// booth_walloc
module booth_walloc# (parameter COMPUTER_WIDTH=32,parameter WIDTH =COMPUTER_WIDTH+2)
(
  input               clk           ,
  input               reset         ,
  input  [COMPUTER_WIDTH:0] src1,
  input  [COMPUTER_WIDTH:0] src2,
  input         in_valid,
  output reg    in_ready,
  output reg    out_valid,
  output [COMPUTER_WIDTH*2-1:0] result
);
reg [WIDTH-1:0] multiplier;
reg [WIDTH*2-1:0] multiplicand;
reg first_doing;
wire ready_to_doing;
assign ready_to_doing = in_ready && in_valid;
always@(posedge clk ) begin
      if (reset ) begin
        in_ready <=1'b0;
      end
      else begin
        in_ready<=1'b1;
      end
      if (ready_to_doing) begin
        first_doing<=1'b1;
      end
      else begin
        first_doing <= 1'b0;
      end
      out_valid <= first_doing;
end
always @(posedge clk ) begin
  if (ready_to_doing) begin
    multiplicand <= {{WIDTH{src1[COMPUTER_WIDTH]}},src1};
    multiplier <= {src2[COMPUTER_WIDTH],src2};
  end
end
wire [1155:0] part_group;
wire [16:0]   part_cout;
booth_partial part0 (.x_src (multiplicand), .y_src({multiplier[1:0],1'b0}), 
                        .p_result (part_group[67:0]), .cout(part_cout[0]));
genvar x;
generate for ( x =1;x<17;x=x+1) begin : gen_walloc_partial
booth_partial part (
                    .x_src ({multiplicand[2*WIDTH-1-2*x:0],
                    {2*x{1'b0}}}), 
                    .y_src({multiplier[(x+1)*2-1:x*2-1]}), 
                    .p_result (part_group[(x+1)*68-1:x*68]), .cout(part_cout[x]));
end endgenerate
wire [1155:0] swo_group; 
  ...
Size: ~200 flip-flops.
clock: 5.1 ns
lec_check: 0
cap_margin: 35
cell_pad_in_sites_detail_placement: 0
core_aspect_ratio: 0.95
core_margin: 2
core_utilization: 24
cts_cluster_diameter: 155
cts_cluster_size: 12
gpl_routability_driven: 0
max_routing_layer: met5
min_routing_layer: met2
place_density: 0.92
setup_slack_margin: 0.93
slew_margin: 20
run.sh (not shown) runs the stock make flow with config.mk's settings and CLKGATE_MAP_FILE=.
The first run aborted during 5_1_grt, error GRT-0116.
Change:
==> flow/config.mk (replaced) <==
export PLATFORM = sky130hd
export DESIGN_NAME = booth_walloc
export DESIGN_NICKNAME = booth_walloc
export VERILOG_FILES = /design/flow/design.v
export SDC_FILE = /design/flow/constraint.sdc
export NUM_CORES = 4
export LEC_CHECK = 0
export CAP_MARGIN = 20
export CORE_MARGIN = 2
export CORE_UTILIZATION = 40
export SLEW_MARGIN = 20
==> flow/constraint.sdc (replaced) <==
create_clock -name core_clock -period 7.5 [get_ports {clk}]
set_input_delay 1.5000 -clock core_clock [delete_from_list [all_inputs] [get_ports {clk}]]
set_output_delay 1.5000 -clock core_clock [all_outputs]
set_load 0.01 [all_outputs]
The new run ran to the end with no violations.
Synthesized cell count is unchanged.
Die size came out lower by 40%.
Synthesized area does not change.
Change:
--- a/flow/config.mk
+++ b/flow/config.mk
@@ -10 +10,2 @@
-export CORE_UTILIZATION = 40
+export CORE_UTILIZATION = 52
+export CTS_CLUSTER_SIZE = 62
==> flow/constraint.sdc (replaced) <==
create_clock -name core_clock -period 6.75 [get_ports {clk}]
set_input_delay 1.3500 -clock core_clock [delete_from_list [all_inputs] [get_ports {clk}]]
set_output_delay 1.3500 -clock core_clock [all_outputs]
set_load 0.01 [all_outputs]
Via count fell by 0.42%.
Hold slack improves by 32 ps.
Clock skew fell by 4.8 ps.
Global-route usage rose by 7.6 points.
Critical path depth rose by 3.
Cell count fell by 5.0%.
Change:
--- a/flow/config.mk
+++ b/flow/config.mk
@@ -10,2 +10 @@
-export CORE_UTILIZATION = 52
-export CTS_CLUSTER_SIZE = 62
+export CORE_UTILIZATION = 54
==> flow/constraint.sdc (replaced) <==
create_clock -name core_clock -period 6.67 [get_ports {clk}]
set_input_delay 1.3340 -clock core_clock [delete_from_list [all_inputs] [get_ports {clk}]]
set_output_delay 1.3340 -clock core_clock [all_outputs]
set_load 0.01 [all_outputs]
After rerunning:
- clock power barely changes
- worst setup slack improves by 19 ps
- routed wire length went down by 0.97%
- global-route usage rose by 0.71 points
Change:
--- a/flow/config.mk
+++ b/flow/config.mk
@@ -10 +10 @@
-export CORE_UTILIZATION = 54
+export CORE_UTILIZATION = 11
==> flow/constraint.sdc (replaced) <==
create_clock -name core_clock -period 10.2 [get_ports {clk}]
set_input_delay 2.0400 -clock core_clock [delete_from_list [all_inputs] [get_ports {clk}]]
set_output_delay 2.0400 -clock core_clock [all_outputs]
set_load 0.01 [all_outputs]
Effect: The new run passed the timing, design-rule and antenna checks; cell area goes up by roughly a tenth; non-clock buffer count shrinks by 63; flip-flop count does not change; clock power goes down by well over a third; synthesized cell count does not change; setup slack improves by 2400 ps; hold slack degrades by 11 ps; power decreases by a quarter to a third; global-route usage shrinks by 27 points; core utilization decreases by 46 points; routed wire length came out higher by about a fifth.
Change:
--- a/flow/config.mk
+++ b/flow/config.mk
@@ -10 +10,3 @@
-export CORE_UTILIZATION = 11
+export CORE_UTILIZATION = 68
+export CTS_CLUSTER_DIAMETER = 299
+export CTS_CLUSTER_SIZE = 99
@@ -11,0 +14 @@
+export TNS_END_PERCENT = 10
==> flow/constraint.sdc (replaced) <==
create_clock -name core_clock -period 4.59 [get_ports {clk}]
set_input_delay 0.9180 -clock core_clock [delete_from_list [all_inputs] [get_ports {clk}]]
set_output_delay 0.9180 -clock core_clock [all_outputs]
set_load 0.01 [all_outputs]
Outcome: The new run completed, yet does not pass: negative setup slack; non-clock buffer count rose by 670; sequential share of layout area fell by 0.75 points; flip-flop count is unchanged; total power rose by well over a third; synthesized area stays the same.
Power is estimated from default activity; no workload was simulated.
